==> inputs of run Z <==
==> flow/design.v <==
`timescale 1ns / 1ps
module debounce_one_shot(
    input CLK,
    input EN,
    input RST,
    input BTN,
    output logic DB_BTN
    );
    localparam logic [7:0] c_LOW_GOING_HIGH_CLOCKS = 8'h19;  
    localparam logic [7:0] c_HIGH_GOING_LOW_CLOCKS = 8'h33;  
    localparam logic [7:0] c_ONE_SHOT_CLOCKS       = 8'h01;  
    typedef enum { ST_init, ST_BTN_low, ST_BTN_low_to_high, ST_BTN_high, ST_BTN_high_to_low, ST_one_shot} STATES;
    STATES NS, PS;
    logic [7:0] s_db_count;
    logic s_count_rst, s_count_inc;
    always_ff @(posedge CLK) begin
        if (RST == 1'b1)
            s_db_count <= 8'h00;
        else if (EN == 1'b1) begin
            if (s_count_rst == 1'b1)
                s_db_count <= 8'h00;
            else if (s_count_inc == 1'b1)
                s_db_count <= s_db_count + 1;
        end
    end
    always_ff @(posedge CLK) begin
       if (RST == 1'b1)
           PS <= ST_init;
       else if (EN == 1'b1)
           PS <= NS; 
    end
    always_comb begin
        NS = ST_init;
        DB_BTN = 1'b0;
        s_count_rst = 1'b0;
        s_count_inc = 1'b0;
        case (PS)
            ST_init: begin           
                NS = ST_BTN_low;
                DB_BTN = 1'b0;
                s_count_rst = 1'b1;
            end
            ST_BTN_low: begin    
                if (BTN == 1'b1) begin        
                    NS = ST_BTN_low_to_high;  
                    s_count_inc = 1'b1;        
                end
                else begin
                    NS = ST_BTN_low;         
                    s_count_rst = 1'b1;
                end
            end
            ST_BTN_low_to_high: begin    
                if (BTN == 1'b1) begin   
                    if (s_db_count == c_LOW_GOING_HIGH_CLOCKS) begin 
                        NS = ST_BTN_high;
                        s_count_rst = 1'b1;
                    end
                    else begin           
                        NS = ST_BTN_low_to_high;
                        s_count_inc = 1'b1;
                    end
                end
                else begin               
                    NS = ST_BTN_low;
                    s_count_rst = 1'b1;
                end
            end
            ST_BTN_high: begin           
                if (BTN == 1'b1) begin 
                    NS = ST_BTN_high;
                    s_count_rst = 1'b1;
                end
                else begin               
                    NS = ST_BTN_high_to_low;
                    s_count_inc = 1'b1;
                end
            end
            ST_BTN_high_to_low: begin
                if (BTN == 1'b0) begin   
                    if (s_db_count == c_HIGH_GOING_LOW_CLOCKS) begin 
                        NS = ST_one_shot;
                        s_count_rst = 1'b1;
                    end
                    else begin           
                        NS = ST_BTN_high_to_low;
                        s_count_inc = 1'b1;
                    end
                end
                else begin               
                    NS = ST_BTN_high;
                    s_count_rst = 1'b1;
                end 
            end
            ST_one_shot: begin   
                if (s_db_count == c_ONE_SHOT_CLOCKS) begin  
                    NS = ST_init;
                    s_count_rst = 1'b1;
                    DB_BTN = 1'b0;
                end
                else begin               
                    NS = ST_one_shot;
                    s_count_inc = 1'b1;
                    DB_BTN = 1'b1;
                end
            end
            default: begin               
                NS = ST_init;
                s_count_rst = 1'b1;
                s_count_inc = 1'b0;
                DB_BTN = 1'b0;
            end
        endcase
    end
endmodule
`timescale 1ns / 1ps
module position_mover(   
    input RBTN,  
    input LBTN,  
    input clock,
    input en,
    input reset,
    input rst,
    output [2:0] columnPosition
    );
    logic [2:0] position;
    always_ff @(posedge clock) begin
        if (reset)
            position <= 3'b011;
        else if (!en)
            position <= position;
        else if (rst)
            position <= 3'b011;
        else begin
            if(RBTN && !LBTN && position < 6)        
                position <= position + 1;
            else if (LBTN && !RBTN && position > 0)  
                position <= position - 1;
        end
    end   
    assign columnPosition = position;  
endmodule
`timescale 1ns / 1ps
module game_state(
    input clock,
    input en,                                
    input reset,                             
    input rst,                               
    input select,                            
    input [2:0] columnPosition,
    output logic [7:0][7:0] green_grid,        
    output logic [7:0][7:0] blue_grid        
    );
    reg turn;     
    always_ff @ (posedge clock) begin 
        if (reset)
            turn <= 0;
        else if (!en)
            turn <= turn;
        else if (rst)                                 
            turn <= 0;
        else begin
            if (select)                          
                turn <= ~turn;
        end
    end
    reg [7:0] topRow;
    always_comb begin
        case (columnPosition)
            3'b000: topRow = 8'b01111111;                
            3'b001: topRow = 8'b10111111;                
            3'b010: topRow = 8'b11011111;
            3'b011: topRow = 8'b11101111;
            3'b100: topRow = 8'b11110111;
            3'b101: topRow = 8'b11111011;
            3'b110: topRow = 8'b11111101;
            default: topRow = 8'b11111111;
        endcase;
    end
    reg [6:0][2:0] columnCount;                  
    always_ff @ (posedge clock) begin
        if (reset) begin
            for(int i = 0; i < 7; i ++) begin 
                columnCount[i] <= 3'b000; 
            end
        end
        else if (!en) begin
        end
        else if (rst) begin                                 
            for(int i = 0; i < 7; i ++) begin 
                columnCount[i] <= 3'b000; 
            end
        end    
        else begin
            if(select && columnCount[columnPosition] < 5)   
                columnCount[columnPosition] <= columnCount[columnPosition] + 1;
        end
    end
    always_ff @ (posedge clock) begin
      if (reset) begin
        for(int i = 0; i < 8; i++) begin
            green_grid[i] <= 8'b11111111;
            blue_grid[i] <= 8'b11111111;
        end
      end
      else if (en) begin
        case (turn)
            (1'b0): begin 
                    green_grid[0] <= topRow;
                    blue_grid[0] <= 8'b11111111;
             end
            (1'b1): begin
                blue_grid[0] <= topRow;
                green_grid[0] <= 8'b11111111;
             end
        endcase
        if (rst) begin                           
            for(int i = 1; i < 8; i++) begin
                green_grid[i] <= 8'b11111111;
                blue_grid[i] <= 8'b11111111;
            end
        end 
        else begin
            if (select) begin                    
                case (turn)
                    (1'b0):  green_grid[7 - columnCount[columnPosition]][7 - columnPosition] <= 1'b0; 
                    (1'b1): blue_grid[7 - columnCount[columnPosition]][7 - columnPosition] <= 1'b0;
                endcase
            end
        end
      end
    end
endmodule
`timescale 1ns / 1ps
module matrix_driver(
    input clock,  
    input en,
    input reset,
    input [7:0][7:0] green_grid, blue_grid,        
    output logic [7:0] green_driver, blue_driver, row_driver    
    );
    logic [2:0] count;                           
    always_ff @ (posedge clock) begin
        if (reset)
            count <= 3'b000;
        else if (en)
            count <= count + 3'b001;
    end
    always @ (*)  begin                           
        case (count)                             
            3'b000: row_driver = 8'b00000001;        
            3'b001: row_driver = 8'b00000010;       
            3'b010: row_driver = 8'b00000100;
            3'b011: row_driver = 8'b00001000;
            3'b100: row_driver = 8'b00010000;
            3'b101: row_driver = 8'b00100000;
            3'b110: row_driver = 8'b01000000;
            3'b111: row_driver = 8'b10000000;
            default: row_driver = 8'b00000000;
        endcase
    end
    assign green_driver = green_grid[count];         
    assign blue_driver = blue_grid[count];
endmodule
`timescale 1ns / 1ps
module connect_four(
    input clock,
    input reset,                        
    input rbtn, lbtn, mbtn, bbtn,
    output logic [7:0] row, greenColumn, blueColumn  
    );
    logic inter_clock, db_mbtn, db_bbtn, db_lbtn, db_rbtn;
    logic [7:0][7:0] blue_gridTest, green_gridTest;
    logic [2:0] position;
    logic [7:0] topRow;
    clk_div MYCLOCK (
        .clk(clock),
        .reset(reset),
        .sclk(inter_clock)
    );   
    debounce_one_shot debouncer1 (
        .CLK(clock),
        .EN(inter_clock),
        .RST(reset),
        .BTN(mbtn),
        .DB_BTN(db_mbtn)
    );
    debounce_one_shot debouncer2 (
        .CLK(clock),
        .EN(inter_clock),
        .RST(reset),
        .BTN(bbtn),
        .DB_BTN(db_bbtn)
    );
    debounce_one_shot debouncer3 (   
        .CLK(clock),
        .EN(inter_clock),
        .RST(reset),
        .BTN(rbtn),
        .DB_BTN(db_rbtn)
    );
    debounce_one_shot debouncer4 (   
        .CLK(clock),
        .EN(inter_clock),
        .RST(reset),
        .BTN(lbtn),
        .DB_BTN(db_lbtn)
    );
    position_mover mover(
        .RBTN(db_rbtn),
        .LBTN(db_lbtn),
        .rst(db_bbtn),
        .clock(clock),
        .en(inter_clock),
        .reset(reset),
        .columnPosition(position)
    );
    game_state game(
        .clock(clock),
        .en(inter_clock),
        .reset(reset),
        .rst(db_bbtn),
        .select(db_mbtn),
        .columnPosition(position),
        .green_grid(green_gridTest),
        .blue_grid(blue_gridTest)
    );
    matrix_driver driver (
        .clock(clock),
        .en(inter_clock),
        .reset(reset),
        .blue_grid(blue_gridTest),
        .green_grid(green_gridTest),
        .green_driver(greenColumn),
        .blue_driver(blueColumn),
        .row_driver(row)
    );
endmodule
module clk_div (
    input clk,
    input reset,
    output sclk
    );
  localparam integer MAX_COUNT = 60; 
  integer div_cnt;
  reg tmp_clk; 
   always @ (posedge clk)              
   begin
         if (reset)
         begin
            tmp_clk <= 0;
            div_cnt <= 0;
         end else if (div_cnt == MAX_COUNT) 
         begin
            tmp_clk <= ~tmp_clk; 
            div_cnt <= 0;
         end else
            div_cnt <= div_cnt + 1;  
   end 
   assign sclk = (div_cnt == MAX_COUNT) && !tmp_clk; 
endmodule
==> flow/run.sh <==
#!/bin/bash
# the make line also repeats each setting of config.mk as NAME=value (left out here)
make -C /OpenROAD-flow-scripts/flow DESIGN_CONFIG=/design/flow/config.mk WORK_HOME=/design/flow/orfs CLKGATE_MAP_FILE= finish
==> flow/config.mk <==
export PLATFORM = sky130hd
export DESIGN_NAME = connect_four
export DESIGN_NICKNAME = connect_four
export VERILOG_FILES = /design/flow/design.v
export SDC_FILE = /design/flow/constraint.sdc
export NUM_CORES = 4
export LEC_CHECK = 0
export ABC_AREA = 1
export CAP_MARGIN = 25
export CELL_PAD_IN_SITES_DETAIL_PLACEMENT = 2
export CELL_PAD_IN_SITES_GLOBAL_PLACEMENT = 2
export CORE_ASPECT_RATIO = 0.55
export CORE_MARGIN = 6
export CORE_UTILIZATION = 44
export CTS_CLUSTER_DIAMETER = 336
export GPL_TIMING_DRIVEN = 1
export HOLD_SLACK_MARGIN = -0.01
export MAX_ROUTING_LAYER = met4
export MIN_ROUTING_LAYER = met2
export PLACE_DENSITY_LB_ADDON = 0.3
export SETUP_SLACK_MARGIN = 0.41
export SLEW_MARGIN = 10
export TNS_END_PERCENT = 10
==> flow/constraint.sdc <==
create_clock -name core_clock -period 7.81 [get_ports {clock}]
set_input_delay 1.5620 -clock core_clock [delete_from_list [all_inputs] [get_ports {clock}]]
set_output_delay 1.5620 -clock core_clock [all_outputs]
set_load 0.01 [all_outputs]
==> run F: changes against run Z <==
==> flow/config.mk (replaced) <==
export PLATFORM = sky130hd
export DESIGN_NAME = connect_four
export DESIGN_NICKNAME = connect_four
export VERILOG_FILES = /design/flow/design.v
export SDC_FILE = /design/flow/constraint.sdc
export NUM_CORES = 4
export LEC_CHECK = 0
export CAP_MARGIN = 20
export CELL_PAD_IN_SITES_DETAIL_PLACEMENT = 0
export CELL_PAD_IN_SITES_GLOBAL_PLACEMENT = 0
export CORE_ASPECT_RATIO = 0.55
export CORE_MARGIN = 2
export CORE_UTILIZATION = 72
export GPL_TIMING_DRIVEN = 1
export PLACE_DENSITY_LB_ADDON = 0.08
export SLEW_MARGIN = 20
export TNS_END_PERCENT = 40
==> flow/constraint.sdc (replaced) <==
create_clock -name core_clock -period 3.03 [get_ports {clock}]
set_input_delay 0.6060 -clock core_clock [delete_from_list [all_inputs] [get_ports {clock}]]
set_output_delay 0.6060 -clock core_clock [all_outputs]
set_load 0.01 [all_outputs]
==> run A: changes against run Z <==
==> flow/config.mk (replaced) <==
export PLATFORM = sky130hd
export DESIGN_NAME = connect_four
export DESIGN_NICKNAME = connect_four
export VERILOG_FILES = /design/flow/design.v
export SDC_FILE = /design/flow/constraint.sdc
export NUM_CORES = 4
export LEC_CHECK = 0
export ABC_AREA = 1
export CAP_MARGIN = 20
export CORE_MARGIN = 2
export CORE_UTILIZATION = 72
export SETUP_SLACK_MARGIN = 0.1
export SLEW_MARGIN = 20
==> flow/constraint.sdc (replaced) <==
create_clock -name core_clock -period 2.96 [get_ports {clock}]
set_input_delay 0.5920 -clock core_clock [delete_from_list [all_inputs] [get_ports {clock}]]
set_output_delay 0.5920 -clock core_clock [all_outputs]
set_load 0.01 [all_outputs]
==> run K: changes against run Z <==
==> flow/config.mk (replaced) <==
export PLATFORM = sky130hd
export DESIGN_NAME = connect_four
export DESIGN_NICKNAME = connect_four
export VERILOG_FILES = /design/flow/design.v
export SDC_FILE = /design/flow/constraint.sdc
export NUM_CORES = 4
export LEC_CHECK = 0
export ABC_AREA = 1
export CAP_MARGIN = 20
export CORE_MARGIN = 2
export CORE_UTILIZATION = 62
export PLACE_DENSITY = 0.6
export SLEW_MARGIN = 20
==> flow/constraint.sdc (replaced) <==
create_clock -name core_clock -period 10.3 [get_ports {clock}]
set_input_delay 2.0600 -clock core_clock [delete_from_list [all_inputs] [get_ports {clock}]]
set_output_delay 2.0600 -clock core_clock [all_outputs]
set_load 0.01 [all_outputs]
==> comparison table <==
quantity                                                         run K                   run Z                 run F                    run A
Kind of launch point of the worst setup path                      flop                       -                  flop                     flop
HPWL Detailed                                                 24100 um                42700 um              24400 um                 24900 um
Xor/xnor cell area share of the yosys netlist                    2.24%                   2.24%                 2.86%                    2.24%
Worst hold path startpoint                         game.green_grid[24]                       -     game.blue_grid[0]      game.green_grid[42]
Met3 wirelength from detailed routing                          2910 um                       -               4870 um                  3720 um
Via count of the first global-routing pass                       11700                       -                 10300                    13000
Status                                         complete, no violations  stopped before the end       failed layout checks  complete, no violations
Failing step                                                         -                 4_1_cts                     -                        -
Reasons for failing layout checks                                    -                       -  negative setup slack                        -
Total placed cells including tap cells                            2190                    2303                  1620                     2176
Depth of the CTS H-tree                                              1                       -                     1                        1
Kind of critical path                              flop to output port                       -          flop to flop      flop to output port
Detailed-routing wirelength on met1                           15400 um                       -              15700 um                 15300 um
Total number of placement rows                                      53                      46                    35                       49
Switch share                                                     21.8%                       -                 21.1%                    21.8%

* * *

==> inputs of run a <==
Starts from the design.v that is shown in full above.
Settings: LEC_CHECK=0, CAP_MARGIN=0, CELL_PAD_IN_SITES_DETAIL_PLACEMENT=0, CELL_PAD_IN_SITES_GLOBAL_PLACEMENT=0, CORE_ASPECT_RATIO=0.55, CORE_MARGIN=2, CORE_UTILIZATION=70, CTS_CLUSTER_DIAMETER=42, CTS_CLUSTER_SIZE=35, GPL_TIMING_DRIVEN=1, PLACE_DENSITY_LB_ADDON=0.08, SETUP_SLACK_MARGIN=1.27, SLEW_MARGIN=20, TNS_END_PERCENT=40; clock period 4.98 ns.
run.sh (not shown) runs the stock make flow with config.mk's settings and CLKGATE_MAP_FILE=.
==> run b: changes against run a <==
==> flow/config.mk (replaced) <==
export PLATFORM = sky130hd
export DESIGN_NAME = connect_four
export DESIGN_NICKNAME = connect_four
export VERILOG_FILES = /design/flow/design.v
export SDC_FILE = /design/flow/constraint.sdc
export NUM_CORES = 4
export LEC_CHECK = 0
export CAP_MARGIN = 20
export CELL_PAD_IN_SITES_DETAIL_PLACEMENT = 0
export CELL_PAD_IN_SITES_GLOBAL_PLACEMENT = 0
export CORE_ASPECT_RATIO = 1.16
export CORE_MARGIN = 2
export CORE_UTILIZATION = 72
export CTS_CLUSTER_SIZE = 13
export GPL_TIMING_DRIVEN = 1
export PLACE_DENSITY_LB_ADDON = 0.08
export SLEW_MARGIN = 20
export TNS_END_PERCENT = 40
==> flow/constraint.sdc (replaced) <==
create_clock -name core_clock -period 2.95 [get_ports {clock}]
set_input_delay 0.5900 -clock core_clock [delete_from_list [all_inputs] [get_ports {clock}]]
set_output_delay 0.5900 -clock core_clock [all_outputs]
set_load 0.01 [all_outputs]
==> run c: changes against run a <==
==> flow/config.mk (replaced) <==
export PLATFORM = sky130hd
export DESIGN_NAME = connect_four
export DESIGN_NICKNAME = connect_four
export VERILOG_FILES = /design/flow/design.v
export SDC_FILE = /design/flow/constraint.sdc
export NUM_CORES = 4
export LEC_CHECK = 0
export CAP_MARGIN = 20
export CORE_MARGIN = 2
export CORE_UTILIZATION = 40
export PLACE_DENSITY = 0.6
export SLEW_MARGIN = 20
==> flow/constraint.sdc (replaced) <==
create_clock -name core_clock -period 4.94 [get_ports {clock}]
set_input_delay 0.9880 -clock core_clock [delete_from_list [all_inputs] [get_ports {clock}]]
set_output_delay 0.9880 -clock core_clock [all_outputs]
set_load 0.01 [all_outputs]
==> run d: changes against run a <==
==> flow/config.mk (replaced) <==
export PLATFORM = sky130hd
export DESIGN_NAME = connect_four
export DESIGN_NICKNAME = connect_four
export VERILOG_FILES = /design/flow/design.v
export SDC_FILE = /design/flow/constraint.sdc
export NUM_CORES = 4
export LEC_CHECK = 0
export CAP_MARGIN = 20
export CORE_MARGIN = 2
export CORE_UTILIZATION = 57
export PLACE_DENSITY = 0.6
export SLEW_MARGIN = 20
==> flow/constraint.sdc (replaced) <==
create_clock -name core_clock -period 5.97 [get_ports {clock}]
set_input_delay 1.1940 -clock core_clock [delete_from_list [all_inputs] [get_ports {clock}]]
set_output_delay 1.1940 -clock core_clock [all_outputs]
set_load 0.01 [all_outputs]
==> results <==
Heaviest power group: run a registers; run d the clock network; run c the clock network; run b registers
CP Buf/Inv Count: run a 3; run d 2; run c 1; run b 3
Maximum clock rate: run a 276 MHz; run d 228 MHz; run c 240 MHz; run b 338 MHz
Buffer count from post-CTS setup fixing: run a 4; run d 0; run c 0; run b 10
Fraction of the core area occupied by cells at floorplan: run a 0.724; run d 0.582; run c 0.403; run b 0.732
Post-layout util: run a 0.794; run d 0.645; run c 0.453; run b 0.867
Log Warnings: run a 37; run d 37; run c 35; run b 37
Number of nets in the layout: run a 1399; run d 1389; run c 1392; run b 1475
Combinational share of power: run a 0.019; run d 0.016; run c 0.016; run b 0.019
Fill count: run a 1178; run d 1836; run c 2903; run b 891
Power drawn by the combinational cells: run a 0.0000693 W; run d 0.0000554 W; run c 0.0000686 W; run b -
Post_cts resized: run a 4; run d 0; run c 0; run b 21
Layer with the highest usage: run a met1; run d met2; run c met2; run b met2
Number of DRC markers after the initial detailed-route iteration: run a 1344; run d 725; run c 924; run b 1434
Run status: run a complete, no violations; run d complete, no violations; run c complete, no violations; run b finished with violations
Layout check failures: run a -; run d -; run c -; run b negative setup slack
Origin of the worst setup path: run a mover.position[0]; run d mover.position[1]; run c mover.position[1]; run b mover.position[0]
Power is estimated from default activity; no workload was simulated.
